==> flow/design.v <==
module alu_top(CLK, OP1, OP2, OPRN, OUT, ZERO);
	input CLK;
	input [31:0] OP1;
	input [31:0] OP2;
	input [5:0] OPRN;
	output [31:0] OUT;
	output ZERO;
	reg [31:0] op1_q, op2_q;
	reg [5:0] oprn_q;
	reg [31:0] out_q;
	reg zero_q;
	wire [31:0] alu_out;
	wire alu_zero;
	ALU alu_inst(alu_out, alu_zero, op1_q, op2_q, oprn_q);
	always @(posedge CLK) begin
		op1_q <= OP1;
		op2_q <= OP2;
		oprn_q <= OPRN;
		out_q <= alu_out;
		zero_q <= alu_zero;
	end
	assign OUT = out_q;
	assign ZERO = zero_q;
endmodule

`timescale 1ns/10ps
module mux(result, operand1, operand2, control);
	input operand1, operand2, control;
	output result;
	wire notwire, and1wire, and2wire;
	not not1(notwire, control);
	and and1(and1wire, operand1, notwire);
	and and2(and2wire, operand2, control);
	or or1(result, and1wire, and2wire);
endmodule
module mux26_2x1(result, operand1, operand2, control);
	input [25:0] operand1, operand2;
	input control;
	output [25:0] result;
	genvar i; generate
		for (i=0; i<26; i=i+1)begin : mux5_2x1_gen_loop
			mux m(result[i], operand1[i], operand2[i], control);
		end
	endgenerate
endmodule
module mux5_2x1(result, operand1, operand2, control);
	input [4:0] operand1, operand2;
	input control;
	output [4:0] result;
	genvar i; generate
		for (i=0; i<5; i=i+1)begin : mux5_2x1_gen_loop
			mux m(result[i], operand1[i], operand2[i], control);
		end
	endgenerate
endmodule
module mux32_2x1(result, operand1, operand2, control);
	input [31:0] operand1, operand2;
	input control;
	output [31:0] result;
	genvar i; generate
		for (i=0; i<32; i=i+1)begin : mux_gen_loop
			mux m(result[i], operand1[i], operand2[i], control);
		end
	endgenerate
endmodule
module mux64_2x1(result, operand1, operand2, control);
	input [63:0] operand1, operand2;
	input control;
	output [63:0] result;
	genvar i;
	generate
		for (i=0; i<64; i=i+1)
		begin : mux_gen_loop
			mux m(result[i], operand1[i], operand2[i], control);
		end
	endgenerate
endmodule
module mux32_4x1(result, operand1, operand2, operand3, operand4, control);
	input [31:0] operand1, operand2, operand3, operand4;
	input [1:0] control;
	output [31:0] result;
	wire [31:0] mux1Wire, mux2Wire;
	mux32_2x1 m1(.result(mux1Wire), .operand1(operand1), .operand2(operand2), .control(control[0]));
	mux32_2x1 m2(.result(mux2Wire), .operand1(operand3), .operand2(operand4), .control(control[0]));
	mux32_2x1 m3(.result(result), .operand1(mux1Wire), .operand2(mux2Wire), .control(control[1]));
endmodule
module mux32_8x1(result, operand1, operand2, operand3, operand4, 
	operand5, operand6, operand7, operand8, control);
	input [31:0] operand1, operand2, operand3, operand4, operand5, operand6, operand7, operand8;
	input [2:0] control;
	output [31:0] result;
	wire [31:0] mux1Wire, mux2Wire;
	mux32_4x1 m1(mux1Wire, operand1, operand2, operand3, operand4, control[1:0]);
	mux32_4x1 m2(mux2Wire, operand5, operand6, operand7, operand8, control[1:0]);
	mux32_2x1 m3(result, mux1Wire, mux2Wire, control[2]);
endmodule
module mux32_16x1(result, operand1, operand2, operand3, operand4, 
	operand5, operand6, operand7, operand8,
	operand9, operand10, operand11, operand12, 
	operand13, operand14, operand15, operand16, control);
	input [31:0] operand1, operand2, operand3, operand4, 
	operand5, operand6, operand7, operand8, 
	operand9, operand10, operand11, operand12, 
	operand13, operand14, operand15, operand16;
	input [3:0] control;
	output [31:0] result;
	wire [31:0] mux1Wire, mux2Wire;
	mux32_8x1 m1(.result(mux1Wire), .operand1(operand1), .operand2(operand2), .operand3(operand3), 
		.operand4(operand4), .operand5(operand5), .operand6(operand6), .operand7(operand7), 
		.operand8(operand8), .control(control[2:0]));
	mux32_8x1 m2(.result(mux2Wire), .operand1(operand9), .operand2(operand10), .operand3(operand11), 
		.operand4(operand12), .operand5(operand13), .operand6(operand14), .operand7(operand15), 
		.operand8(operand16), .control(control[2:0]));
	mux32_2x1 m3(.result(result), .operand1(mux1Wire), .operand2(mux2Wire), .control(control[3]));
endmodule
module mux32_32x1(result, d0, d1, d2, d3, d4, d5, d6, d7, d8, d9, d10, d11, d12, d13, d14, d15, 
	d16, d17, d18, d19, d20, d21, d22, d23, d24, d25, d26, d27, d28, d29, d30, d31, control);
	input [31:0] d0, d1, d2, d3, d4, d5, d6, d7, d8, d9, d10, d11, d12, d13, d14, d15, 
	d16, d17, d18, d19, d20, d21, d22, d23, d24, d25, d26, d27, d28, d29, d30, d31;
	input [4:0] control;
	output [31:0] result;
	wire [31:0] mux1Wire, mux2Wire;
	mux32_16x1 m1(mux1Wire, d0, d1, d2, d3, d4, d5, d6, d7, 
		d8, d9, d10, d11, d12, d13, d14, d15, control[3:0]);
	mux32_16x1 m2(mux2Wire, d16, d17, d18, d19, d20, d21, d22, d23, 
		d24, d25, d26, d27, d28, d29, d30, d31, control[3:0]);
	mux32_2x1 m3(result, mux1Wire, mux2Wire, control[4]);
endmodule
module twosComplement(result, operand);
	input [31:0] operand;
	output [31:0] result;
	wire [31:0] notwire;
	wire notNeeded;
	wire add = 1'b0;
	wire [31:0] uno = 32'b1;
	genvar i;
	for (i=0; i<32; i=i+1) begin : logic_loop
		not not1(notwire[i], operand[i]);
	end
	rc_add_sub_32 rc(result, notNeeded, notwire, uno, add);
endmodule
module twosComplement64(result, operand);
	input [63:0] operand;
	output [63:0] result;
	wire [63:0] notwire;
	wire notNeeded;
	wire add = 1'b0;
	wire [63:0] uno = 64'b1;
	genvar i;
	for (i=0; i<64; i=i+1) begin : logic_loop
		not not1(notwire[i], operand[i]);
	end
	rc_add_sub_64 rc(result, notNeeded, notwire, uno, add);
endmodule
module buf32(result, operand);
	input [31:0] operand;
	output [31:0] result;
	genvar i;
	for (i=0; i<32; i=i+1) begin : logic_loop
		buf nb(result[i], operand[i]);
	end
endmodule
module lineDecoder2to4(d, b);
	input [1:0] b;
	output [3:0] d;
	wire [1:0] bundle;
	not n0(bundle[0], b[0]);
	not n1(bundle[1], b[1]);
	and a0(d[0], bundle[0], bundle[1]);
	and a1(d[1], bundle[1], b[0]);
	and a2(d[2], b[1], bundle[0]);
	and a3(d[3], b[1], b[0]);
endmodule
module lineDecoder3to8(d, b);
	input [2:0] b;
	output [7:0] d;
	wire [4:0] bundle;
	lineDecoder2to4 l(bundle[3:0], b[1:0]);
	not n0(bundle[4], b[2]);
	genvar i;
	for (i=0; i<4; i=i+1) begin : logic_loop
		and a1(d[i], bundle[i], bundle[4]);
		and a2(d[i+4], bundle[i], b[2]);
	end
endmodule
module lineDecoder4to16(d, b);
	input [3:0] b;
	output [15:0] d;
	wire [8:0] bundle;
	lineDecoder3to8 l(bundle[7:0], b[2:0]);
	not n0(bundle[8], b[3]);
	genvar i;
	for (i=0; i<8; i=i+1) begin : logic_loop
		and a1(d[i], bundle[i], bundle[8]);
		and a2(d[i+8], bundle[i], b[3]);
	end
endmodule
module lineDecoder5to32(d, b);
	input [4:0] b;
	output [31:0] d;
	wire [16:0] bundle;
	lineDecoder4to16 l(bundle[15:0], b[3:0]);
	not n0(bundle[16], b[4]);
	genvar i;
	for (i=0; i<16; i=i+1) begin : logic_loop
		and a1(d[i], bundle[i], bundle[16]);
		and a2(d[i+16], bundle[i], b[4]);
	end
endmodule
module nor32(result, operand1, operand2);
	input [31:0] operand1, operand2;
	output [31:0] result;
	genvar i;
	generate
		for (i=0; i<32; i=i+1)
		begin : nor32_loop
			nor nor1(result[i], operand1[i], operand2[i]);
		end
	endgenerate
endmodule
module and32(result, operand1, operand2);
	input [31:0] operand1, operand2;
	output [31:0] result;
	genvar i;
	generate
		for (i=0; i<32; i=i+1)
		begin : and32_loop
			and a1(result[i], operand1[i], operand2[i]);
		end
	endgenerate
endmodule
module inv32(result, operand);
	input [31:0] operand;
	output [31:0] result;
	genvar i;
	generate
		for (i=0; i<32; i=i+1)
		begin : inv32_loop
			not not1(result[i], operand[i]);
		end
	endgenerate
endmodule
module or31x1(result, operand);
	input [31:0] operand;
	wire [29:0] orWire; 
	output result;
	or o0(orWire[0], operand[0], operand[1]);
	or o1(orWire[1], orWire[0], operand[2]);
	or o2(orWire[2], orWire[1], operand[3]);
	or o3(orWire[3], orWire[2], operand[4]);
	or o4(orWire[4], orWire[3], operand[5]);
	or o5(orWire[5], orWire[4], operand[6]);
	or o6(orWire[6], orWire[5], operand[7]);
	or o7(orWire[7], orWire[6], operand[8]);
	or o8(orWire[8], orWire[7], operand[9]);
	or o9(orWire[9], orWire[8], operand[10]);
	or o10(orWire[10], orWire[9], operand[11]);
	or o11(orWire[11], orWire[10], operand[12]);
	or o12(orWire[12], orWire[11], operand[13]);
	or o13(orWire[13], orWire[12], operand[14]);
	or o14(orWire[14], orWire[13], operand[15]);
	or o15(orWire[15], orWire[14], operand[16]);
	or o16(orWire[16], orWire[15], operand[17]);
	or o17(orWire[17], orWire[16], operand[18]);
	or o18(orWire[18], orWire[17], operand[19]);
	or o19(orWire[19], orWire[18], operand[20]);
	or o20(orWire[20], orWire[19], operand[21]);
	or o21(orWire[21], orWire[20], operand[22]);
	or o22(orWire[22], orWire[21], operand[23]);
	or o23(orWire[23], orWire[22], operand[24]);
	or o24(orWire[24], orWire[23], operand[25]);
	or o25(orWire[25], orWire[24], operand[26]);
	or o26(orWire[26], orWire[25], operand[27]);
	or o27(orWire[27], orWire[26], operand[28]);
	or o28(orWire[28], orWire[27], operand[29]);
	or o29(orWire[29], orWire[28], operand[30]);
	or o30(result, orWire[29], operand[31]);
endmodule
module or32(result, operand1, operand2);
	input [31:0] operand1, operand2;
	output [31:0] result;
	wire [31:0] norWire;
	nor32 n1(norWire, operand1, operand2);
	inv32 i1(result, norWire);
endmodule
module rc_add_sub_32(result, carryOut, operand1, operand2, subtractNotAdd);
	input [31:0] operand1, operand2;
	input subtractNotAdd;
	output [31:0] result;
	output carryOut;
	wire [31:0] xorProduct;
	wire [31:0] wireNext;
	genvar i;
	generate
		for (i=0; i<32; i=i+1) begin : rc_add_sub_32_loop
			xor xor_inst(xorProduct[i], subtractNotAdd, operand2[i]);
			if(i!=0 && i!=31) begin
				full_adder fa(result[i], wireNext[i],
					operand1[i], xorProduct[i], wireNext[i-1]);
			end else if(i==0) begin
				full_adder fa(result[i], wireNext[i],
					operand1[i], xorProduct[i], subtractNotAdd);
			end else if(i==31) begin
				full_adder fa(result[i], carryOut,
					operand1[i], xorProduct[i], wireNext[i-1]);
			end
		end
	endgenerate
endmodule
module rc_add_sub_64(r, c, o, p, sNa);
	input [63:0] o, p;
	input sNa;
	output [63:0] r;
	output c;
	wire [63:0] xorProduct, wireNext;
	genvar i;
	generate
		for (i=0; i<64; i=i+1) begin : rc_add_sub_64_loop
			xor xor_inst(xorProduct[i], sNa, p[i]);
			if(i!=0 && i!=63) begin
				full_adder fa(r[i], wireNext[i], o[i], xorProduct[i], wireNext[i-1]);
			end else if(i==0) begin
				full_adder fa(r[i], wireNext[i], o[i], xorProduct[i], sNa);
			end else if(i==63) begin
				full_adder fa(r[i], c, o[i], xorProduct[i], wireNext[i-1]);
			end
		end
	endgenerate
endmodule
module full_adder(s, co, o, p, ci);
	input o, p, ci;
	output s, co;
	wire HA1sum, HA1carry, HA2carry;
	half_adder h1(HA1sum, HA1carry, o, p);
	half_adder h2(s, HA2carry, HA1sum, ci);
	or orI(co, HA1carry, HA2carry);
endmodule
module half_adder(s, c, o, p);
	input o, p;
	output s, c;
	xor i(s, o, p);
	and j(c, o, p);
endmodule
`timescale 1ns/10ps
module barrel_shifter(result, operand, shift, leftNotRight);
	input [31:0] operand;
	input [31:0] shift;
	input leftNotRight;
	output [31:0] result;
	wire [31:0] shiftOut0, shiftOut1, muxOut;
	wire orResult;
	right_shifter rs(.result(shiftOut0), .operand(operand), .shift(shift[4:0]));
	left_shifter ls(.result(shiftOut1), .operand(operand), .shift(shift[4:0]));
	mux32_2x1 m(.result(muxOut), .operand1(shiftOut0), 
		.operand2(shiftOut1), .control(leftNotRight));
	or31x1 or1(orResult, {5'b0,{shift[31:5]}});
	mux32_2x1 m1(.result(result), .operand1(muxOut), 
		.operand2(0), .control(orResult));
endmodule
module left_shifter(result, operand, shift);
	input [31:0] operand;
	input [4:0] shift;
	output [31:0] result;
	wire mOut [3:0][31:0];
	genvar i, m, j, k;
	generate
		for (i=0; i<=31; i=i+1)
		begin : input_mux_gen_loop_
			if(i>0) begin
				mux m1(.result(mOut[0][i]), .operand1(operand[i]), .operand2(operand[i-1]), .control(shift[0]));
			end else begin
				mux m2(.result(mOut[0][i]), .operand1(operand[i]), .operand2(1'b0), .control(shift[0]));
			end
		end
		for (m=0; m<3; m=m+1)
		begin : inner_col_mux_gen_loop_
			for (k=0; k<=31; k=k+1)
			begin : inner_mux_gen_loop_
				if(k>=2**(m+1)) begin
					mux m3(.result(mOut[m+1][k]), .operand1(mOut[m][k]), .operand2(mOut[m][k-2**(m+1)]), .control(shift[m+1]));
				end else begin
					mux m4(.result(mOut[m+1][k]), .operand1(mOut[m][k]), .operand2(1'b0), .control(shift[m+1]));
				end
			end
		end
		for (j=0; j<=31; j=j+1)
		begin : result_mux_gen_loop_
			if(j>=16) begin
				mux m5(.result(result[j]), .operand1(mOut[3][j]), .operand2(mOut[3][j-16]), .control(shift[4]));
			end else begin
				mux m6(.result(result[j]), .operand1(mOut[3][j]), .operand2(1'b0), .control(shift[4]));
			end
		end
	endgenerate
endmodule
module right_shifter(result, operand, shift);
	input [31:0] operand;
	input [4:0] shift;
	output [31:0] result;
	wire mOut [3:0][31:0];
	genvar i, m, j, k;
	generate
		for (i=0; i<=31; i=i+1)
		begin : input_mux_gen_loop_
			if(i<31) begin
				mux m1(.result(mOut[0][i]), .operand1(operand[i]), .operand2(operand[i+1]), .control(shift[0]));
			end else begin
				mux m2(.result(mOut[0][i]), .operand1(operand[i]), .operand2(1'b0), .control(shift[0]));
			end
		end
		for (m=0; m<3; m=m+1)
		begin : inner_col_mux_gen_loop_
			for (k=0; k<=31; k=k+1)
			begin : inner_mux_gen_loop_
				if(k<32-2**(m+1)) begin
					mux m3(.result(mOut[m+1][k]), .operand1(mOut[m][k]), .operand2(mOut[m][k+2**(m+1)]), .control(shift[m+1]));
				end else begin
					mux m4(.result(mOut[m+1][k]), .operand1(mOut[m][k]), .operand2(1'b0), .control(shift[m+1]));
				end
			end
		end
		for (j=0; j<=31; j=j+1)
		begin : result_mux_gen_loop_
			if(j<16) begin
				mux m5(.result(result[j]), .operand1(mOut[3][j]), .operand2(mOut[3][j+16]), .control(shift[4]));
			end else begin
				mux m6(.result(result[j]), .operand1(mOut[3][j]), .operand2(1'b0), .control(shift[4]));
			end
		end
	endgenerate
endmodule
module mult_32Bit_Unsigned(resultHigh, resultLow, multiplicand, multiplier);
	input [31:0] multiplicand, multiplier;
	output [31:0] resultHigh, resultLow;
	wire cOut [31:0];
	wire [31:0] op2Wire [31:0];
	and32 an(op2Wire[0], multiplicand, {32{multiplier[0]}});
	buf b2(cOut[0], 1'b0);
	buf b(resultLow[0], op2Wire[0][0]);
	genvar j;
	generate
		for (j=1; j<32; j=j+1) begin : loop_
			wire [31:0] op1Wire;
			and32 an(op1Wire, multiplicand, {32{multiplier[j]}});
			rc_add_sub_32 ad(op2Wire[j], cOut[j], op1Wire, {cOut[j-1],{op2Wire[j-1][31:1]}}, 1'b0);
			buf b(resultLow[j], op2Wire[j][0]);
		end
	endgenerate
	buf32 b4(resultHigh, {cOut[31],{op2Wire[31][31:1]}});
endmodule
module mult(resultHigh, resultLow, multiplicand, multiplier);
	input [31:0] multiplicand, multiplier;
	output [31:0] resultHigh, resultLow;
	wire [31:0] bundle [3:0];
	wire [63:0] unsignedWire, twosOutm, muxOut;
	wire xorGate;
	xor o(xorGate, multiplicand[31], multiplier[31]);
	twosComplement t1(bundle[0], multiplicand);
	mux32_2x1 m1(bundle[1], multiplicand, bundle[0], multiplicand[31]);
	twosComplement t2(bundle[2], multiplier);
	mux32_2x1 m2(bundle[3], multiplier, bundle[2], multiplier[31]);
	mult_32Bit_Unsigned mul(unsignedWire[63:32], unsignedWire[31:0], bundle[1], bundle[3]);
	twosComplement64 t3(twosOutm, unsignedWire);
	mux64_2x1 m3(muxOut, unsignedWire, twosOutm, xorGate);
	buf32 b1(resultLow, muxOut[31:0]);
	buf32 b2(resultHigh, muxOut[63:32]);
endmodule
`timescale 1ns/10ps
module ALU(OUT, ZERO, OP1, OP2, OPRN);
	input [(32 -1):0] OP1;  
	input [(32 -1):0] OP2;  
	input [(6 -1):0] OPRN;  
	output [(32 -1):0] OUT;  
	output ZERO;
	wire [31:0] addSubWire;
	wire [31:0] shftWire;
	wire [31:0] mulWire;
	wire [31:0] andWire;
	wire [31:0] orWire;
	wire [31:0] norWire;
	wire [31:0] nullWire;
	wire carryWire;
	wire nonZero;
	wire [31:0] muxWire;
	wire lnr;
	wire andADDWire;
	wire orADDWire;
	and andADD(andADDWire, OPRN[0], OPRN[3]);
	rc_add_sub_32 addSub(.result(addSubWire), .carryOut(carryWire), .operand1(OP1), .operand2(OP2), .subtractNotAdd(OPRN[1])); 
	mult mult_32Bit_Signed(.resultHigh(nullWire), .resultLow(mulWire), .multiplicand(OP1), .multiplier(OP2));
	not lnrNOT(lnr, OPRN[0]);
	barrel_shifter b1(shftWire, OP1, OP2, lnr);
	nor32 n1(.result(norWire), .operand1(OP1), .operand2(OP2));
	or32 o1(.result(orWire), .operand1(OP1), .operand2(OP2));
	and32 a1(.result(andWire), .operand1(OP1), .operand2(OP2));
	mux32_16x1 m1(muxWire, addSubWire, addSubWire, addSubWire, mulWire, 
		shftWire, shftWire, andWire, orWire, 
		norWire, addSubWire, addSubWire, addSubWire, 
		addSubWire, addSubWire, addSubWire, 
		addSubWire, OPRN[3:0]);
	or31x1 or1(nonZero, muxWire);
	not zeroNOT(ZERO, nonZero);
	buf32 bbb(OUT, muxWire);
endmodule
==> flow/run.sh <==
#!/bin/bash
# the make line also repeats each setting of config.mk as NAME=value (left out here)
make -C /OpenROAD-flow-scripts/flow DESIGN_CONFIG=/design/flow/config.mk WORK_HOME=/design/flow/orfs CLKGATE_MAP_FILE= finish
==> flow/config.mk <==
export PLATFORM = sky130hd
export DESIGN_NAME = alu_top
export DESIGN_NICKNAME = alu_top
export VERILOG_FILES = /design/flow/design.v
export SDC_FILE = /design/flow/constraint.sdc
export NUM_CORES = 4
export LEC_CHECK = 0
export ABC_AREA = 0
export CAP_MARGIN = 20
export CELL_PAD_IN_SITES_DETAIL_PLACEMENT = 1
export CORE_MARGIN = 5
export CORE_UTILIZATION = 60
export CTS_CLUSTER_SIZE = 45
export MAX_ROUTING_LAYER = met4
export PLACE_DENSITY_LB_ADDON = 0.15
export SETUP_SLACK_MARGIN = 5.0
export SLEW_MARGIN = 10
export TNS_END_PERCENT = 70
==> flow/constraint.sdc <==
create_clock -name core_clock -period 24.6 [get_ports {CLK}]
set_input_delay 4.9200 -clock core_clock [delete_from_list [all_inputs] [get_ports {CLK}]]
set_output_delay 4.9200 -clock core_clock [all_outputs]
set_load 0.01 [all_outputs]
==> run notes, run 1 <==
Synthesis inferred 101 register bits. The logs give 38600 um2 for the placeable core area and 78 for the count of cell types in the netlist. During placement, the flow inserted port buffers numbering 101. Among the non-sequential cells, adder cells take the most area. The global route stage reports its total congestion overflow as 3485.

The fraction of the mapped netlist area in compound gates works out to 12.0%. The primary flip-flop cell chosen by synthesis mapping was sky130_fd_sc_hd__dfxtp_1. Before placement the cells fill 60.5% of the core. The root buffer cell chosen for the clock tree is sky130_fd_sc_hd__clkbuf_16.

The flow did not finish. In this run the horizontal extent of the chip is 207 um. The main area contributors are sky130_fd_sc_hd__fa_1 40%, sky130_fd_sc_hd__nand2_1 9.5%, sky130_fd_sc_hd__dfxtp_1 8.7%. Per Yosys stat, the portion of area used by sequential elements is 8.67%.

The run gives 3 for the number of levels the H-tree was split into. Cell with the most instances after synthesis: sky130_fd_sc_hd__nand2_1. The run ended at global routing.

Net count entering floorplan: 3249. In this run the cell area of the synthesized design comes to 23300 um2. The run gives 2588 as the post-synthesis cell count from yosys. The run gives 104 for the top-level I/O count. The global routing report lists combined usage of all routing layers as 98.9%. For reference, the placement row count at floorplan is 72. Counting flops with a built-in enable in the synthesized netlist gives 0. In this run the cell area measured after placement is 25500 um2. The synthesized area divided by synthesized cell count came out at 9.01 um2. Of the total synthesized cell area, the portion taken by AND, OR, NAND and NOR gates is 14.4%.

For reference, XOR and XNOR gates occupy 3.61% of the area reported after synthesis. The number of clock sinks came to 101. The cell count after synthesis came out at 2588. Yosys reported that registers with async set or reset make up 0%.

Warnings reported by Yosys during synthesis add up to 5. The clock passes through at most 2 buffers. The run gives 1.10 as the final weighted congestion of routability-driven global placement. Sorting the synthesized cells by how often they occur yields 587 x sky130_fd_sc_hd__nand2_1, 465 x sky130_fd_sc_hd__fa_1, 172 x sky130_fd_sc_hd__inv_1.

Summed over its instances, the top area cell type makes up 39.9% of the synthesized netlist area. In the synthesis report, Yosys lists the chip area as 23300 um2. The tools report the instance count after placement with tap cells included as 3153. Estimated wirelength of the detail-placed design: 117000 um.

The chip occupies 42900 um2. The tool reported: "[ERROR GRT-0116] Global routing finished with congestion. Check the congestion regions in the DRC Viewer". Per the TritonCTS log, the buffer count is 9. Of all cell types, the one taking the most synthesized area is sky130_fd_sc_hd__fa_1. The vertical extent of the die was 207 um. The share of synthesized cell area in full adder, half adder and majority cells was 46.7%. Multiplexer cells account for 8.28% of the synthesized area.
-- repair_timing --
| item | in CTS |
|---|---|
| buffers inserted | 4 |
| pin swaps | 194 |
| endpoints found under the setup margin | 16 |
| endpoints found under the hold margin | 0 |
| gates resized | 338 |
| hold buffers | 0 |
-- per-stage QoR --
step           setup WS [ns]  setup TNS (ns)
2_1_floorplan          -4.00          -15.37
3_3_place_gp           -4.60          -20.38
3_5_place_dp           -8.35          -47.09
4_1_cts                -6.28          -32.16
-- per-layer routing --
layer / overflow / GRT usage [%]
met1: 97 / 89.8
met2: 2608 / 124
met3: 97 / 78.2
met4: 683 / 100
met5: - / -
==> run 2: changes to the inputs <==
ABC_AREA = default   (was 0)
CELL_PAD_IN_SITES_DETAIL_PLACEMENT = default   (was 1)
CORE_MARGIN = 2   (was 5)
CORE_UTILIZATION = 65   (was 60)
CTS_CLUSTER_DIAMETER = 344   (was default)
CTS_CLUSTER_SIZE = default   (was 45)
MAX_ROUTING_LAYER = default   (was met4)
PLACE_DENSITY_LB_ADDON = default   (was 0.15)
SETUP_SLACK_MARGIN = default   (was 5.0)
SLEW_MARGIN = 20   (was 10)
TNS_END_PERCENT = 5   (was 70)
clock period = 9.91 ns   (was 24.6 ns; I/O delays follow)
==> run 2 against run 1 <==
The layout now fails its checks (setup timing). Die size is 13% lower. Synthesized cell count unchanged. Synthesized area unchanged.
==> run notes, run 2 <==
Along the worst hold path, the cell count comes to 4. Final hold analysis gives a worst-case slack of 0.801 ns. The gate count of the mapped netlist is 2588. The final max-slew violation count recorded for this run is 0.

The total global routing track utilization is 56.7%. TritonCTS built the clock tree. The run gives 23300 um2 as the total cell area reported by yosys after synthesis. The utilization after layout is 77.6%. The logs give 0 for the count of nets left with antenna violations after detail routing and -253.84 ns for the final setup TNS.

In the synthesized netlist, the cells that appear most often are 587 x sky130_fd_sc_hd__nand2_1, 465 x sky130_fd_sc_hd__fa_1, 172 x sky130_fd_sc_hd__inv_1. The fraction of the mapped netlist area in compound gates works out to 12.0%. The async set or reset register ratio after synthesis works out to 0%. The run gives 107000 um as the wire length after detailed routing. For this block, the via count after detailed routing is 24200. With the violation count after the first detailed-routing iteration at 4445, the count of input and output buffers is 101. Post-synthesis cell count from yosys: 2588. The area fraction in and, or, nand and nor cells was 14.4%. Signal nets in the final route climb as high as met5. Once detailed placement completed, the half-perimeter wirelength came to 76600 um. The sum of overflow across all layers after global routing is 0, and the number of hold violations in the final report is 0. The routed length on met3 is 18700 um, and the depth of the critical timing path with buffers and inverters included is 85. The gate family responsible for the most delay along the worst path is adder cells.

The tools report the tally of non-filler cells in the final layout as 3255. The tools report the start point of the critical path as op1_q[1]. The launching point of the worst reg2reg path is op1_q[1]. The routed design shows a wire length per standard cell of 33.0 um. For the share of synthesized area occupied by flip-flops and latches, the log shows 8.67%. The width of the die works out to 193 um. At the pin with the least slew margin, the transition time is 1.12 ns. The count of flip-flops with a built-in enable after synthesis came out at 0. For the number of levels the H-tree was split into, the log shows 3. The warning tally printed by Yosys for this design is 5.

The count of tool warnings came out at 36. Setup slack on the worst reg-to-reg path comes out at -19.75 ns. The report shows a maximum critical-path fanout of 2. Counting every sink on the clock net gives 101. In this run, distinct cell masters in the synthesized netlist total 78. The synthesized design devotes to its leading area cell type 39.9% of total area.

Per the skew report, the later register of the worst-skew pair sees a clock latency of 0.38 ns. TritonRoute reported its final design rule violation total as 0. The run gives 0.69 ns for the delay of the slowest cell on the worst path. The total die size came out at 37400 um2. Per the post-CTS timing run, clock transition at the registers of the reported paths is 0.08 ns. The netlist area before placement is 23300 um2. Vertical extent of the die: 193 um. The end of the worst register-to-register path was zero_q. Net count entering floorplan: 3249.

For the wire length on met1, the log shows 32200 um. The number of hold buffers added after CTS was 0. The worst-case reg-to-reg path depth works out to 85. Cell with the most instances after synthesis: sky130_fd_sc_hd__nand2_1.

The first-pass GRT wire length came out at 156000 um. The worst clock skew on the final layout came out at 0.00862 ns. The capture point of the critical path was reported as zero_q.

According to the report, the first pass of detailed routing completed in 22 iterations. The instance count after placement with tap cells included was 3225; the via density per instance was 7.44. Share of synthesized cell area in full adder, half adder and majority cells: 46.7%. The flow ran to the end, but the layout failed its checks.

Between the synthesized netlist and the finished layout, the area growth was recorded as 18.1%. In the synthesized netlist, the dominant kind of combinational cell is adder cells. The checks that failed were setup timing.

For this run, the final setup violation count is recorded as 23. With the relative slew slack at 25.0%, the post-layout worst setup margin is -19.75 ns. The tools report the sink of the worst hold path as out_q[22].

In this run the most critical hold path is launched from op2_q[22]. The kind of critical path is flip-flop to flip-flop. Yosys attributes the largest share of cell area to sky130_fd_sc_hd__fa_1 40%, sky130_fd_sc_hd__nand2_1 9.5%, sky130_fd_sc_hd__dfxtp_1 8.7%.

The final timing report derives a shortest allowable period of 29.66 ns. Class of the tightest hold or removal check: flip-flop to flip-flop. For the number of global-route vias before repair, the log shows 25200. Setup repair after global routing could not meet its margin everywhere.

The flow reports an fmax of 33.7 MHz. The congestion estimate from routability-driven global placement came to 1.18. The share of synthesized area spent on multiplexers works out to 8.28%. Entering global routing, the biggest net connects 63 pins. Per the CTS log, the buffer count on the longest clock path is 2.

Counting stages on the worst path, the most repeated cell is sky130_fd_sc_hd__fa_2. The run gives 35500 um2 for the placeable core area. Flop and latch count out of synthesis: 101. At the floorplan stage, the core utilization is reported as 65.7%. After Yosys synthesis, XOR and XNOR cells account for 3.61% of the synthesized area.

The final critical path takes up 299% of the cycle. For this run, the post-layout net count is 3439. The synthesized area divided by synthesized cell count is 9.01 um2. The run gives 7 for the initial antenna violation count.

Looking at area per cell type in the netlist, the leader is sky130_fd_sc_hd__fa_1. The tools report the sort of element at the end of the critical path as a flip-flop. The cell sitting at the root of the clock tree is a sky130_fd_sc_hd__clkbuf_16. The run gives 29.96 ns for the arrival time at the worst endpoint. The run gives 104 for the top-level I/O count. The commonest register cell is sky130_fd_sc_hd__dfxtp_1. The number of maximum-capacitance violations recorded for the run is 0. The critical path endpoint has a required time of 10.21 ns.

The report lists the number of standard-cell rows as 69. The tools report the startpoint class of the critical path as a flip-flop. The slowest stage of the critical path belongs to the cell sky130_fd_sc_hd__fa_2. Per the post-run analysis, buffers plus inverters along the critical path come to 12. The tools report the number of buffers created by CTS as 9. The routed design uses 42900 um of met2 wire.
==> run 2: per-layer routing <==
metal / vias to the layer above / track usage (%)
met1: 11300 / 64.7
met2: 2824 / 78.8
met5: - / 2.04
met4: 8 / 49.7
li1: 8953 / -
met3: 1103 / 27.6
==> run 2: cell type report <==
cell class	instances	area, um2
antenna	11	27.5
fill	2084	7950
clock buffer	9	225
sequential	101	2040
tap	461	577
inverter	174	661
clock inverter	7	91.3
multi-input combinational	2109	20700
timing repair buffer	383	3170
==> run 2: through the flow <==
step | instance area (um2) | worst slack (ns)
after floorplan | 23500 | -18.69
after global placement | 26300 | -19.04
after detailed placement | 26300 | -20.21
after CTS | 27300 | -19.11
after global routing | 27500 | -20.14
final | 27500 | -19.75
==> run 2: what timing repair did <==
action,CTS,global route
buffers inserted,2,1
setup endpoints to repair,23,24
resized,250,84
pin swaps,205,111
==> run 3: changes to the inputs <==
CTS_CLUSTER_DIAMETER = default   (was 344)
SETUP_SLACK_MARGIN = 4.39   (was default)
clock period = 31.8 ns   (was 9.91 ns; I/O delays follow)
==> run 3 against run 2 <==
The flow now stops in global routing. Die size stayed put. Synthesized area unchanged. Synthesized cell count did not move.
==> run notes, run 3 <==
The synthesized design contains 0 enable-type register cells. The share of synthesized area spent on multiplexers is 8.28%, and the number of buffers created by CTS is 9. The placement report lists the number of port buffers as 101.

The run gives 33 as the sum of overflow across all layers after global routing. Clock tree synthesis selected as its root buffer the cell sky130_fd_sc_hd__clkbuf_16. In this run, synthesis produced a sequential element count of 101. With the top-level I/O count at 104, the placeable core area is 35500 um2. The netlist area before placement was 23300 um2.

sky130_fd_sc_hd__nand2_1 is the most common cell in the netlist. For reference, full adder, half adder and majority cells occupy 46.7% of the area reported after synthesis. The area share of the leading cell type in the synthesized netlist is 39.9%. The synthesis run shows the most used standard cells to be 587 x sky130_fd_sc_hd__nand2_1, 465 x sky130_fd_sc_hd__fa_1, 172 x sky130_fd_sc_hd__inv_1.

The vertical extent of the die works out to 193 um. The gate count of the mapped netlist came out at 2588. Once detailed placement completed, the half-perimeter wirelength came to 72400 um. The run gives 0% for the async set or reset register ratio after synthesis. Global routing consumed, over all layers together, 70.9% of the routing resources. The synthesis report lists the most area-consuming cells as sky130_fd_sc_hd__fa_1 40%, sky130_fd_sc_hd__nand2_1 9.5%, sky130_fd_sc_hd__dfxtp_1 8.7%. For reference, compound AND-OR and OR-AND cells occupy 12.0% of the area reported after synthesis. Row generation in the floorplan step produced 69 rows. In the Yosys report, the sequential cells make up 8.67% of the chip area.

The horizontal die dimension reported for this design is 193 um. The xor and xnor fraction of the mapped netlist area came out at 3.61%. Per the synthesis report, the dominant area consumer among library cells is sky130_fd_sc_hd__fa_1.

For this design, Yosys synthesis ends with a cell count of 2588. The number of nets handed over by synthesis was 3249. Combinational family with the most area after synthesis: adder cells.

With the starting density of the core at 65.7%, the count of cell types in the netlist is 78. The run stopped with a tool error. The tools report the total die size as 37400 um2. The area fraction in and, or, nand and nor cells is 14.4%, and the maximum clock insertion buffer count is 2. The number of clock sinks came out at 101. The run gives 23300 um2 as the total cell area reported by yosys after synthesis.

Yosys printed 5 warnings. For reference, the post-synthesis area per instance comes to 9.01 um2. The final weighted congestion of routability-driven global placement was 1.05. Step where the flow halted: global routing.

The tools report the number of levels the H-tree was split into as 3. The first error in the log reads "[ERROR GRT-0232] Routing congestion too high. Check the congestion heatmap in the GUI". Primary flip-flop cell chosen by synthesis mapping: sky130_fd_sc_hd__dfxtp_1.
==> run 3: per-stage QoR <==
step | instances | utilization, % | worst slack [ns] | area (um2)
2_1_floorplan | 2588 | - | 3.20 | 23500
3_3_place_gp | 3008 | 69.5 | 1.55 | 24700
3_5_place_dp | 3008 | 69.5 | 0.0849 | 24700
4_1_cts | 3041 | 73.6 | 2.83 | 26100
==> run 3: layer usage <==
layer	overflow	GRT usage [%]
met5	0	32.4
met4	15	59.7
met3	1	59.0
met2	16	85.4
met1	1	74.1
==> run 3: what timing repair did <==
item / in CTS
buffers inserted: 15
hold buffers: 0
gates cloned: 2
setup endpoints to repair: 6
pin swaps: 254
gates resized: 390
==> run 4: changes to the inputs <==
CTS_CLUSTER_DIAMETER = 24   (was default)
SETUP_SLACK_MARGIN = 4.17   (was 4.39)
TNS_END_PERCENT = default   (was 5)
clock period = 24.2 ns   (was 31.8 ns; I/O delays follow)
==> run 4 against run 3 <==
The run again fails in global routing. Synthesized area unchanged. Synthesized cell count is the same. Die size stayed put.
==> run notes, run 4 <==
The run stopped with a tool error. The step where the flow halted was global routing. The tool reported: "[ERROR GRT-0232] Routing congestion too high. Check the congestion heatmap in the GUI". According to the Yosys statistics, the synthesized design has a chip area of 23300 um2. The share of synthesized cell area in full adder, half adder and majority cells was 46.7%; the count of cell types in the netlist was 78. At floorplan, the net count of the design was reported as 3249. The synthesized design devotes to its leading area cell type 39.9% of total area. Starting density of the core: 65.7%. The commonest cells after synthesis are 587 x sky130_fd_sc_hd__nand2_1, 465 x sky130_fd_sc_hd__fa_1, 172 x sky130_fd_sc_hd__inv_1. The instance count after placement with tap cells included is 3093, and the number of levels the H-tree was split into is 3. The area fraction in and, or, nand and nor cells works out to 14.4%. With the estimated wirelength of the detail-placed design at 75900 um, the number of placement rows is 69.

The run gives -6.10 ns for the minimum setup slack after placement. Counting every instance in the synthesized netlist gives 2588. For this run, the number of Yosys warnings is 5. The fraction of the mapped netlist area in compound gates is 12.0%, and the total die size is 37400 um2. Looking at the clock tree report, the maximum root-to-sink buffer count equals 2. For this run the aggregate overflow at the end of global routing stands at 8. The run gives 9.01 um2 for the synthesized area divided by synthesized cell count.

The combinational family with the most area after synthesis was adder cells. In this run the clock root is driven by a sky130_fd_sc_hd__clkbuf_16. With the async set or reset register ratio after synthesis at 0%, the number of buffers created by CTS is 9. The placement stage leaves a total instance area of 25700 um2. With the share of synthesized area spent on multiplexers at 8.28%, the post-synthesis cell count from yosys is 2588. From left edge to right edge, the die measures 193 um. Of the total synthesized cell area, the portion taken by XOR and XNOR cells is 3.61%. Global routing consumed, over all layers together, 67.0% of the routing resources. The primary flip-flop cell chosen by synthesis mapping is sky130_fd_sc_hd__dfxtp_1.

After floorplanning, the core was sized to cover 35500 um2. Input and output buffers added on the ports amount to 101. The count of flip-flops with a built-in enable after synthesis came out at 0. In this run the cell area of the synthesized design comes to 23300 um2. By area the synthesized netlist is led by sky130_fd_sc_hd__fa_1 40%, sky130_fd_sc_hd__nand2_1 9.5%, sky130_fd_sc_hd__dfxtp_1 8.7%.

Pin placement for this block handled 104 I/O pins. Per the OpenROAD floorplan log, the height of the die is 193 um. The number of clock sinks came out at 101. Routability-driven placement finished with a final weighted congestion of 1.10. The largest area contributor in the synthesized netlist is sky130_fd_sc_hd__fa_1. Yosys reported a register bit count of 101.

For this run the top cell type by instance count after synthesis was sky130_fd_sc_hd__nand2_1. Share of synthesized area occupied by flip-flops and latches: 8.67%.
run 4: what timing repair did:
item	in CTS
hold buffers	0
setup endpoints to repair	13
resized	241
buffers inserted	4
pin swaps	198
run 4: layer usage:
metal / global-route usage [%] / GRT overflow
met3: 51.8 / 0
met4: 57.4 / 4
met5: 26.7 / 0
met1: 71.4 / 0
met2: 82.1 / 4
==> run 5: changes to the inputs <==
CORE_UTILIZATION = 71   (was 65)
CTS_CLUSTER_DIAMETER = default   (was 24)
MAX_ROUTING_LAYER = met4   (was default)
PLACE_DENSITY_LB_ADDON = 0.02   (was default)
SETUP_SLACK_MARGIN = 3.99   (was 4.17)
TNS_END_PERCENT = 5   (was default)
clock period = 32.3 ns   (was 24.2 ns; I/O delays follow)
==> run 5 against run 4 <==
Die size down 8.3%. The flow again stops in global routing. Synthesized area unchanged. Synthesized cell count unchanged.
==> run notes, run 5 <==
The run stopped with a tool error. The flow stopped in global routing. The tool reported: "[ERROR GRT-0116] Global routing finished with congestion. Check the congestion regions in the DRC Viewer". The floorplan step set the die width to 185 um. In this run, the synthesized area fraction spent on xor and xnor cells is recorded as 3.61%. Cell at the root of the clock tree: sky130_fd_sc_hd__clkbuf_16. The initialized floorplan defines 66 standard-cell rows.

The run gives 104 as the top-level I/O count. The biggest area contributor in the post-synthesis netlist is sky130_fd_sc_hd__fa_1. The tools report the netlist area before placement as 23300 um2.

The die is 185 um tall. The flop and latch count out of synthesis was 101. Combinational family with the most area after synthesis: adder cells. For this run, the register share of the synthesized area comes to 8.67%. CTS added clock buffers totalling 9. Summed over all layers, the global routing overflow is 94. With the fraction of the mapped netlist area in compound gates at 12.0%, the number of levels the H-tree was split into is 3. Counting the warning lines in the Yosys log gives 5.

The total global routing track utilization is 73.8%. In the Yosys report the total cell count is 2588. In the synthesized netlist, the cells that appear most often are 587 x sky130_fd_sc_hd__nand2_1, 465 x sky130_fd_sc_hd__fa_1, 172 x sky130_fd_sc_hd__inv_1. The share of synthesized cell area in full adder, half adder and majority cells works out to 46.7%.

The total cell area reported by yosys after synthesis came out at 23300 um2. The share of synthesized area spent on multiplexers came out at 8.28%. The post-synth count of flops with an enable pin is 0.

Cell with the most instances after synthesis: sky130_fd_sc_hd__nand2_1. The tools report the count of cell types in the netlist as 78. By area the synthesized netlist is led by sky130_fd_sc_hd__fa_1 40%, sky130_fd_sc_hd__nand2_1 9.5%, sky130_fd_sc_hd__dfxtp_1 8.7%.

Counting every instance in the synthesized netlist gives 2588. The floorplan step defined a core boundary enclosing 32500 um2. After floorplanning, the die was sized to cover 34300 um2.

The number of nets in the synthesized netlist is 3249. For the maximum clock insertion buffer count, the log shows 2. Dividing the synthesized area by the synthesized cell count gives 9.01 um2. Post-place instance area: 24600 um2. The tree built by TritonCTS fans out to 101 sinks. The report puts the hold buffer count at CTS at 0. With the count of input and output buffers at 101, the final weighted congestion of routability-driven global placement is 1.13. Estimated wirelength of the detail-placed design: 70400 um.

The detailed placer reported the number of placed instances as 2982. For this run, asynchronously set or reset flops after synthesis account for 0%. For reference, simple AND, OR, NAND and NOR cells occupy 14.4% of the area reported after synthesis. The primary flip-flop cell chosen by synthesis mapping is sky130_fd_sc_hd__dfxtp_1.

The area share of the leading cell type in the synthesized netlist is 39.9%. For the starting density of the core, the log shows 71.8%.
run 5: through the flow:
step | hold WS (ns) | setup slack, ns
global placement | 0.754 | 1.67
CTS | 0.810 | 3.12
detailed placement | 0.790 | 0.226
floorplan | 0.662 | 3.70
run 5: timing repair:
action,in CTS
setup buffers,17
pin swaps,179
gates cloned,3
setup endpoints to repair,6
gates resized,319
run 5: per-layer routing:
metal	GRT overflow	global-route usage (%)
met5	-	-
met4	42	67.2
met3	2	54.4
met2	50	87.5
met1	0	77.4
==> run 6: changes to the inputs <==
CORE_UTILIZATION = 58   (was 71)
MAX_ROUTING_LAYER = default   (was met4)
PLACE_DENSITY_LB_ADDON = default   (was 0.02)
SETUP_SLACK_MARGIN = 4.39   (was 3.99)
TNS_END_PERCENT = default   (was 5)
clock period = 23.5 ns   (was 32.3 ns; I/O delays follow)
==> run 6 against run 5 <==
Synthesized cell count is the same. Die size increased by 22%. Now fails the layout checks on setup timing. Synthesized area unchanged.
==> run notes, run 6 <==
The run finished, with violations left. The report lists the violated layout checks as setup timing. In this run the worst path has a maximum fanout of 2. With the number of levels the H-tree was split into at 3, the share of synthesized cell area in full adder, half adder and majority cells is 46.7%. The tools report the number of buffers created by CTS as 9. The gate count of the mapped netlist came out at 2588. The run gives 0.859 ns for the worst hold slack. Per the post-CTS timing run, clock transition at the registers of the reported paths is 0.09 ns.

With the starting density of the core at 58.7%, the post-synthesis cell count from yosys is 2588. Looking at the critical path, the single cell with the biggest stage delay is sky130_fd_sc_hd__fa_2. The wire length recorded after detailed routing is 110000 um. Per the layout area report, the register area comes to 2040 um2. With the number of global-route vias before repair at 24200, the clock latency of the later-clocked register in the worst-skew pair is 0.40 ns.

For the number of setup violations in the final report, the log shows 8. The worst clock skew on the final layout is 0.0184 ns. The area share of the leading cell type in the synthesized netlist was 39.9%. For this run, asynchronously set or reset flops after synthesis account for 0%.

Endpoint of the worst setup timing path: zero_q. The most used flip-flop cell after synthesis is sky130_fd_sc_hd__dfxtp_1. Measured against the total synthesized area, the mux share comes to 8.28%.

The initialized floorplan defines 73 standard-cell rows. After the flow finishes, the layout carries non-filler instances totaling 3210. Static timing analysis puts the maximum clock frequency at 34.1 MHz. The worst-case reg-to-reg path depth is 81.

The depth of the critical timing path with buffers and inverters included came out at 81. The total die size came out at 41800 um2. The multi-input combinational cells in the finished layout cover a total of 21000 um2.

The sort of element at the end of the critical path was a flip-flop. The delay of the slowest cell on the worst path was 0.60 ns. The arrival time of data at the worst endpoint is listed as 29.64 ns. The width of the die was 204 um; the area growth from synthesis to final layout was 16.0%.

The worst hold path begins at op2_q[22]. For the post-place instance area, the log shows 26000 um2. The run gives 78 for the count of cell types in the netlist. Per the synthesis report, the dominant area consumer among library cells is sky130_fd_sc_hd__fa_1. Dividing the final minimum period by the clock period gives 125%.

Cell occurring most often along the worst timing path: sky130_fd_sc_hd__fa_2. The vertical extent of the die is 204 um. The reg-to-reg setup timing slack came out at -5.82 ns. Counting instances in the post-synthesis netlist gives the leading cell types as 587 x sky130_fd_sc_hd__nand2_1, 465 x sky130_fd_sc_hd__fa_1, 172 x sky130_fd_sc_hd__inv_1. The maximum number of pins on one net before global-route repair was 62.

Among the non-sequential cells, adder cells take the most area. For the post-layout worst setup margin, the log shows -5.82 ns. The post-synth register bit count is 101. The post-layout instance area was 27100 um2. By area the synthesized netlist is led by sky130_fd_sc_hd__fa_1 40%, sky130_fd_sc_hd__nand2_1 9.5%, sky130_fd_sc_hd__dfxtp_1 8.7%. TritonCTS built the clock tree. The depth of the worst hold-timing path is 3. The first detailed-routing pass ran for 16 iterations.

For the number of hold violations in the final report, the log shows 0. The estimated wirelength of the detail-placed design is 79900 um.

Counting I/O delays and the setup requirement, the final critical path takes 29.32 ns. The netlist area before placement came out at 23300 um2. The synthesized design contains 0 enable-type register cells. The layout has 2707 filler cells.

The count of input and output buffers is 101, and the xor and xnor fraction of the mapped netlist area is 3.61%. Slew of the pin with the lowest slew margin: 1.18 ns. Setup repair after global routing could not meet its margin everywhere.

After detailed routing, the number of vias per cell comes to 7.23. Buffers inserted to repair hold after CTS numbered 0. Count of tool warnings: 36.

The tools report the sink of the worst hold path as out_q[22]. With the number of clock sinks at 101, the area fraction in and, or, nand and nor cells is 14.4%. The top-level I/O count was 104.

With the total global routing track utilization at 52.9%, the total cell area reported by yosys after synthesis is 23300 um2. The share of the Yosys chip area taken by registers is 8.67%. The synthesized area divided by synthesized cell count works out to 9.01 um2. Per the CTS log, the root buffer master is sky130_fd_sc_hd__clkbuf_16. The number of placed instances, taps included, is 3175. Per the post-synthesis report, the nets total 3249.

The fraction of the mapped netlist area in compound gates is 12.0%. Per the slew report, the remaining headroom to the max-slew limit stands at 21.6%. The first-pass GRT wire length was 158000 um. The total overflow left after global routing is 0. Looking at the gate-level netlist, the highest instance count belongs to sky130_fd_sc_hd__nand2_1. Number of max-slew violations in the final report: 0. The gate family responsible for the most delay along the worst path was adder cells. The setup path with the least slack is of type flip-flop to flip-flop.

According to the finish report, the design has a final net count of 3332. For this sky-water flow run, the detailed-routed wirelength per cell is reported as 34.4 um. The run gives 6 as the initial antenna violation count. After the first detailed-routing iteration, the DRC count stood at 3674.

In this run the critical register-to-register path is launched from op1_q[0]. With the maximum clock insertion buffer count at 2, the placeable core area is 39700 um2. Class of the tightest hold or removal check: flip-flop to flip-flop. The utilization after layout is 68.1%. STA classifies the critical path startpoint as a flip-flop.

For reference, the critical path is launched at op1_q[0]. Per the run summary, max-cap violations total 0. The number of warnings printed during yosys synthesis is 5.

The DRC violation count after routing was 0. Per the timing report, the most critical flop-to-flop path finishes at zero_q. The detail route stage leaves a number of antenna-violating nets equal to 0.

The worst endpoint required time is 23.82 ns, and the critical path buffer and inverter count is 10. The detailed router placed 23200 vias in this run.

Per the gpl log, the routability congestion estimate is 1.05.
run 6: cell type report:
cell class	count	area share [%]
Tap cell	525	2.43
Clock buffer	9	0.832
Sequential cell	101	7.54
Multi-Input combinational cell	2109	77.6
Inverter	174	2.48
Antenna cell	9	0.0832
Clock inverter	7	0.319
Timing Repair Buffer	276	8.75
run 6: timing repair:
item                                    in CTS  in global routing
gates resized                              178                 39
pin swaps                                  191                 34
setup buffers                                8                  2
cloned                                       0                  0
endpoints found under the setup margin      13                 14
run 6: metal layers:
| layer | track usage [%] | vias up | part of all wire [%] |
|---|---|---|---|
| li1 | - | 8727 | - |
| met1 | 62.9 | 11200 | 33 |
| met2 | 76.6 | 2398 | 42 |
| met3 | 22.9 | 925 | 15 |
| met4 | 37.3 | 10 | 9.8 |
| met5 | 2.38 | - | 0.17 |
run 6: per-stage QoR:
stage	TNS, ns	setup WS, ns
2_1_floorplan	-19.91	-4.67
3_3_place_gp	-24.59	-5.09
3_5_place_dp	-30.90	-6.02
4_1_cts	-26.26	-5.18
5_1_grt	-31.64	-6.17
6_report	-29.46	-5.82
==> run 7: changes to the inputs <==
CORE_UTILIZATION = 40   (was 58)
SETUP_SLACK_MARGIN = 4.03   (was 4.39)
clock period = 29.0 ns   (was 23.5 ns; I/O delays follow)
==> run 7 against run 6 <==
Now clean on timing, DRC and antenna. Register-to-register slack improved by 6.1 ns. Routed wire length fell by 19%. Critical path depth did not move. Clock skew rose by 0.0014 ns. Fmax rose by 2.2%. Largest cell class unchanged.
==> run notes, run 7 <==
At the worst endpoint, the arrival time is 28.97 ns. Post-synthesis cell count from yosys: 2588. The run gives 5548 as the count of fill cells added during filler insertion.

The run gives 101 for the count of input and output buffers. The run gives 5 for the number of warnings printed during yosys synthesis. The relative slew slack is 28.4%.

In the floorplan report the effective utilization is 40.4%. Ranked by instance count, the synthesized netlist is headed by 587 x sky130_fd_sc_hd__nand2_1, 465 x sky130_fd_sc_hd__fa_1, 172 x sky130_fd_sc_hd__inv_1. For reference, the final report shows the hold violation count at 0. The run gives 30.2% for the total global routing track utilization. Maximum clock rate: 34.9 MHz. The flow ran to the end and the layout has no timing, DRC or antenna violations. TritonCTS built the clock tree.

For the initial antenna violation count, the log shows 2. Per the synthesis report, the simple-gate share of the synthesized area is 14.4%. The run gives 5.95 for the via density per instance.

The critical path's slowest cell is sky130_fd_sc_hd__fa_2. The synthesized area divided by synthesized cell count is 9.01 um2. Number of placement rows: 88. The number of maximum-capacitance violations recorded for the run is 0. Per STA, the library cell used most along the worst path is sky130_fd_sc_hd__fa_2. The run gives 101 for the number of clock sinks.

In the finished design, the share of the clock period the worst path needs comes to 98.9%. Summing the sequential cell areas from Yosys gives 8.67% of the chip area. After Yosys synthesis, full adders, half adders and majority gates account for 46.7% of the synthesized area. The pre-antenna-repair detailed-routing pass consisted of 6 iterations. Among the non-sequential cells, adder cells take the most area. Sum of overflow across all layers after global routing: 0.

104 I/O pins were placed. Between clock sinks in the finished design, the worst skew comes to 0.0199 ns. The count of flip-flops with a built-in enable after synthesis is 0. The worst-case reg-to-reg path depth is 81.

The worst path in the final design needs a cycle of 28.68 ns, including I/O delays and setup. The run gives 60200 um2 as the total die size.

Per STA, the highest per-stage delay on the worst path measures 0.59 ns. The xor and xnor fraction of the mapped netlist area was 3.61%; the wire length after detailed routing was 89100 um. The endpoint of the worst setup timing path is zero_q.

The script parses the final routing iteration and logs DRC violations as 0. Between the synthesized netlist and the finished layout, the area growth was recorded as 14.1%. The total cell area reported by yosys after synthesis was 23300 um2; the async set or reset register ratio after synthesis was 0%.

The critical path crosses 81 cells after its start point. Per the log, the first TritonRoute iteration ended with a DRC count of 2077. The estimated wirelength of the detail-placed design came out at 70600 um.

The width of the die was 245 um. The tools report the source of the worst hold timing path as op2_q[18]. The run gives 0.32 ns for the reg-to-reg setup timing slack.

The startpoint class of the critical path was a flip-flop. Depth of the worst hold-timing path: 3. For the tally of non-filler cells in the final layout, the log shows 3372.

The most critical hold endpoint after final layout shows a slack of 0.887 ns. Before any placement, the netlist area is recorded as 23300 um2.

The gate count of the mapped netlist was 2588; the flop and latch count out of synthesis was 101. Number of setup violations in the final report: 0. The tools report the placeable core area as 57700 um2. The largest total area in the synthesized netlist belongs to sky130_fd_sc_hd__fa_1. For hold timing, the worst endpoint is out_q[18].

The number of buffers created by CTS came out at 9. The maximum clock insertion buffer count is 2.

STA classifies the critical path endpoint as a flip-flop. The logs give 1.02 for the final weighted congestion of routability-driven global placement and 3258 for the net total in the final layout. For this run the top cell type by instance count after synthesis was sky130_fd_sc_hd__nand2_1. The portion of synthesized area spent on multiplexers is 8.28%.

With the first-pass GRT wire length at 135000 um, the critical path buffer and inverter count is 9. The startpoint identified for the worst register-to-register timing path is op2_q[1]. The net count entering floorplan is 3249. The clock latency of the later-clocked register in the worst-skew pair was 0.39 ns.

The tree is rooted in a sky130_fd_sc_hd__clkbuf_16. The kind of critical path is flip-flop to flip-flop. The vertical extent of the die is 245 um. The report shows a maximum critical-path fanout of 2. STA lists the endpoint of the worst register-to-register path as zero_q. After detailed routing, the average wire length per cell comes to 26.4 um. The gate family responsible for the most delay along the worst path is adder cells. The worst endpoint required time was 29.29 ns.

Counting pins that exceed their max-slew limit in the final report gives 0. After synthesis, the largest area contributor takes up 39.9% of total cell area. The maximum number of pins on one net before global-route repair is 71.

In this run, placement finished with an instance count of 3346. The tools report the number of global-route vias before repair as 20700. The class of the tightest hold or removal check is flip-flop to flip-flop. The pin closest to its max-slew limit shows a slew of 1.05 ns. The run gives 12.0% for the fraction of the mapped netlist area in compound gates. The commonest register cell is sky130_fd_sc_hd__dfxtp_1.

Count of tool warnings: 34. Setup repair after global routing could not meet its margin everywhere. Per STA, the startpoint of the critical path is op2_q[1].

Looking at the worst setup and hold paths, the clock pins of their registers show a slew of 0.08 ns. The run gives 3 for the number of levels the H-tree was split into. The main area contributors are sky130_fd_sc_hd__fa_1 40%, sky130_fd_sc_hd__nand2_1 9.5%, sky130_fd_sc_hd__dfxtp_1 8.7%. The via count came out at 20100.

The count of hold-fix buffers inserted at cts is 0. Nets still carrying antenna violations after routing amount to 0. Counting distinct cell types in the post-synthesis netlist gives 78.
run 7: final cells by class:
| cell class | count | area (um2) | area share, % |
|---|---|---|---|
| sequential | 101 | 2040 | 7.67 |
| tap | 765 | 957 | 3.60 |
| multi-input combinational | 2109 | 20800 | 78.4 |
| clock inverter | 7 | 86.3 | 0.324 |
| clock buffer | 9 | 225 | 0.847 |
| timing repair buffer | 202 | 1770 | 6.66 |
| inverter | 174 | 663 | 2.49 |
| antenna | 5 | 12.5 | 0.0470 |
run 7: through the flow:
stage	cell area, um2	utilization [%]	worst slack, ns	setup TNS [ns]
floorplan	23500	-	0.404	0
global placement	25400	43.9	-0.875	-1.54
detailed placement	25400	43.9	-1.10	-2.22
CTS	26500	45.9	0.246	0
global route	26600	46.1	-0.338	-0.425
finish	26600	46.1	0.320	0
run 7: metal layers:
| layer | wire [um] | up-vias | global-route usage (%) |
|---|---|---|---|
| met2 | 38700 | 1010 | 45.8 |
| met1 | 38800 | 10400 | 43.5 |
| met4 | 2650 | 0 | 8.13 |
| li1 | - | 8586 | - |
| met5 | 0 | - | 0.327 |
| met3 | 8950 | 133 | 6.58 |
run 7: repair_timing:
action                     CTS  global route
gates cloned                 0             0
resized                    321            32
setup endpoints to repair    7             7
pin swaps                  220            58
buffers inserted             3             1
==> run 8: changes to the inputs <==
CORE_UTILIZATION = 61   (was 40)
SETUP_SLACK_MARGIN = 4.15   (was 4.03)
TNS_END_PERCENT = 5   (was default)
clock period = 29.5 ns   (was 29.0 ns; I/O delays follow)
==> run 8 against run 7 <==
Now fails the layout checks on capacitance limit, slew limit, setup timing. Global-route usage is 27 points higher. Clock-buffer cell count is 1 higher. Flip-flop count stayed put. Worst setup slack worse by 1.1 ns. Design area is 2.0% lower. Non-clock buffer count is 20 lower. Register-to-register slack worse by 1.1 ns. Largest cell class unchanged.
==> run notes, run 8 <==
The flow ran to the end, but the layout failed its checks. In this run the layout check failures are capacitance limit, slew limit, setup timing. The tools report the cell at the root of the clock tree as sky130_fd_sc_hd__clkbuf_16.

After clock tree synthesis, the flow added hold-fix buffers numbering 0. Number of max-slew violations in the final report: 11. The logs give 23300 um2 for the netlist area before placement and 56.9% for the total global routing track utilization.

Per the GRT congestion report, total overflow comes to 0. The logs give 3 for the number of levels the H-tree was split into and 61.9% for the starting density of the core. By area the synthesized netlist is led by sky130_fd_sc_hd__fa_1 40%, sky130_fd_sc_hd__nand2_1 9.5%, sky130_fd_sc_hd__dfxtp_1 8.7%. The worst-case max-slew headroom was logged as -42.8%. The top fanout value on the critical path is 2, and the critical path buffer and inverter count is 15. Launching point of the worst reg2reg path: op2_q[1].

The worst-case reg-to-reg path depth was 87. Setup repair after global routing could not meet its margin everywhere. The violation count after the first detailed-routing iteration is 4770.

With the area share of the leading cell type in the synthesized netlist at 39.9%, the net count entering floorplan is 3249. The critical path starts at op2_q[1]. The count of nets left with antenna violations after detail routing is 0.

The synthesized area divided by synthesized cell count came out at 9.01 um2. The most frequently used library cell after synthesis is sky130_fd_sc_hd__nand2_1. The run gives 200 um for the width of the die. The clock passes through at most 2 buffers.

According to the CTS report, the clock sink count is 101. TritonCTS built the clock tree.

The run gives 1.08 for the final weighted congestion of routability-driven global placement. Before antenna repair, the detailed router went through 28 iterations. Entering global routing, the biggest net connects 56 pins. The pin closest to its max-slew limit shows a slew of 2.13 ns. After detailed routing, the number of vias per cell comes to 7.61.

After detailed routing, the met2 layer carries 44300 um of wire. The cell-mix breakdown from Yosys lists the adder-cell area share as 46.7%. The time the final worst path needs with I/O delays and setup is 30.28 ns, and the flop and latch count out of synthesis is 101.

The run gives 35200 um as the wire length on met1. The area growth from synthesis to final layout was 11.9%; the arrival time at the worst endpoint was 30.58 ns. The number of clock buffers added by TritonCTS is 9. The stage logs contain a warning count of 36.

For this run, the register share of the synthesized area comes to 8.67%. Yosys reports that the most numerous cell types are 587 x sky130_fd_sc_hd__nand2_1, 465 x sky130_fd_sc_hd__fa_1, 172 x sky130_fd_sc_hd__inv_1. The run gives -0.781 ns as the post-layout worst setup margin. The final layout contains 3238 nets. Post-synthesis cell count from yosys: 2588. For the worst reg-to-reg path, the endpoint reported by OpenROAD is zero_q.

Count of cell types in the netlist: 78. OpenROAD reports that the post-layout worst path occupies 103% of the period. Primary flip-flop cell chosen by synthesis mapping: sky130_fd_sc_hd__dfxtp_1.

Topmost layer with routed signal wires: met5. Looking at hold timing, the worst path starts from op2_q[18]. For the final database, setup skew stands at 0.0148 ns.

Cell occurring most often along the worst timing path: sky130_fd_sc_hd__fa_2. During I/O placement, the number of pins put on the boundary was 104. Of all cell types, the one taking the most synthesized area is sky130_fd_sc_hd__fa_1.

The worst-case reg-to-reg setup slack stands at -0.78 ns. The logs give 18300 um for the routed length on met3 and -1.36 ns for the final setup TNS. In this run, synthesis inferred 0 flip-flops with an integrated enable. In this run the worst setup path terminates at zero_q. The critical path's slowest cell is sky130_fd_sc_hd__fa_2. STA reports the tightest min-delay check as being of type flip-flop to flip-flop.

The critical path endpoint has a required time of 29.80 ns. The synthesized netlist devotes 14.4% of its cell area to simple gates. The synthesized netlist devotes 12.0% of its cell area to compound gates. The number of warnings printed during yosys synthesis was 5; the xor and xnor fraction of the mapped netlist area was 3.61%. The floorplan step defined a die boundary enclosing 39800 um2. After clock tree synthesis, the clock-pin slew on the worst setup and hold paths is 0.09 ns. The area recorded from the Yosys report for this design is 23300 um2. The initialized floorplan defines 71 standard-cell rows. In the hold report, the worst path ends at out_q[18]. The depth of the critical timing path with buffers and inverters included came out at 87.

The routed design shows a wire length per standard cell of 35.5 um. The async set or reset register ratio after synthesis is 0%, and the maximum clock rate is 33.0 MHz. For this run, the slowest stage of the critical path takes 0.73 ns. The run gives 0 as the DRC violation count after routing. Among cell families on the critical path, the largest total delay comes from adder cells. For the number of max-cap violations, the log shows 1. The critical path is of the flip-flop to flip-flop type. Per the skew report, the later register of the worst-skew pair sees a clock latency of 0.39 ns.

The final timing report counts setup violations totalling 3. The combinational family with the most area after synthesis is adder cells. For reference, the mux area share after synthesis is 8.28%. The first-pass GRT wire length was 160000 um. The initial antenna violation count is 9. After technology mapping, the gate count stands at 2588.

The count of input and output buffers was 101; the depth of the worst hold-timing path was 3. The wire length after detailed routing came out at 110000 um. The tools report the number of global-route vias before repair as 24700. The estimated wirelength of the detail-placed design is 74700 um. Detailed routing inserted a total of 23600 vias. STA classifies the critical path startpoint as a flip-flop. The final hold violation count recorded for this run is 0. Sort of element at the end of the critical path: a flip-flop.

With the vertical extent of the die at 200 um, the placeable core area is 37700 um2.
run 8: cell type report:
type | count | area [um2]
clock buffer | 10 | 239
timing repair buffer | 182 | 1630
fill | 2523 | 11600
sequential | 101 | 2040
clock inverter | 6 | 87.6
multi-input combinational | 2109 | 20800
inverter | 174 | 657
antenna | 9 | 22.5
tap | 511 | 639
run 8: layer usage:
layer / track usage (%) / vias up
li1: - / 8548
met5: 16.6 / -
met2: 77.4 / 2863
met3: 29.9 / 1165
met4: 44.8 / 16
met1: 65.3 / 11000
run 8: metrics by stage:
step | worst slack [ns] | util, % | instances | cell area (um2) | hold WS [ns]
3_5_place_dp | -0.992 | 65.9 | 3069 | 24800 | 0.856
5_1_grt | -0.972 | 69.2 | 3095 | 26100 | 0.939
6_report | -0.781 | 69.2 | 3102 | 26100 | 0.906
3_3_place_gp | 0.162 | 65.9 | 3069 | 24800 | 0.798
2_1_floorplan | 0.904 | - | 2588 | 23500 | 0.662
4_1_cts | 0.564 | 69.0 | 3093 | 26000 | 0.901
run 8: repair_timing:
action                                  CTS  global route
gates cloned                              0             0
endpoints found under the setup margin    7             8
pin swaps                               211            45
gates resized                           326            20
setup buffers                             8             0
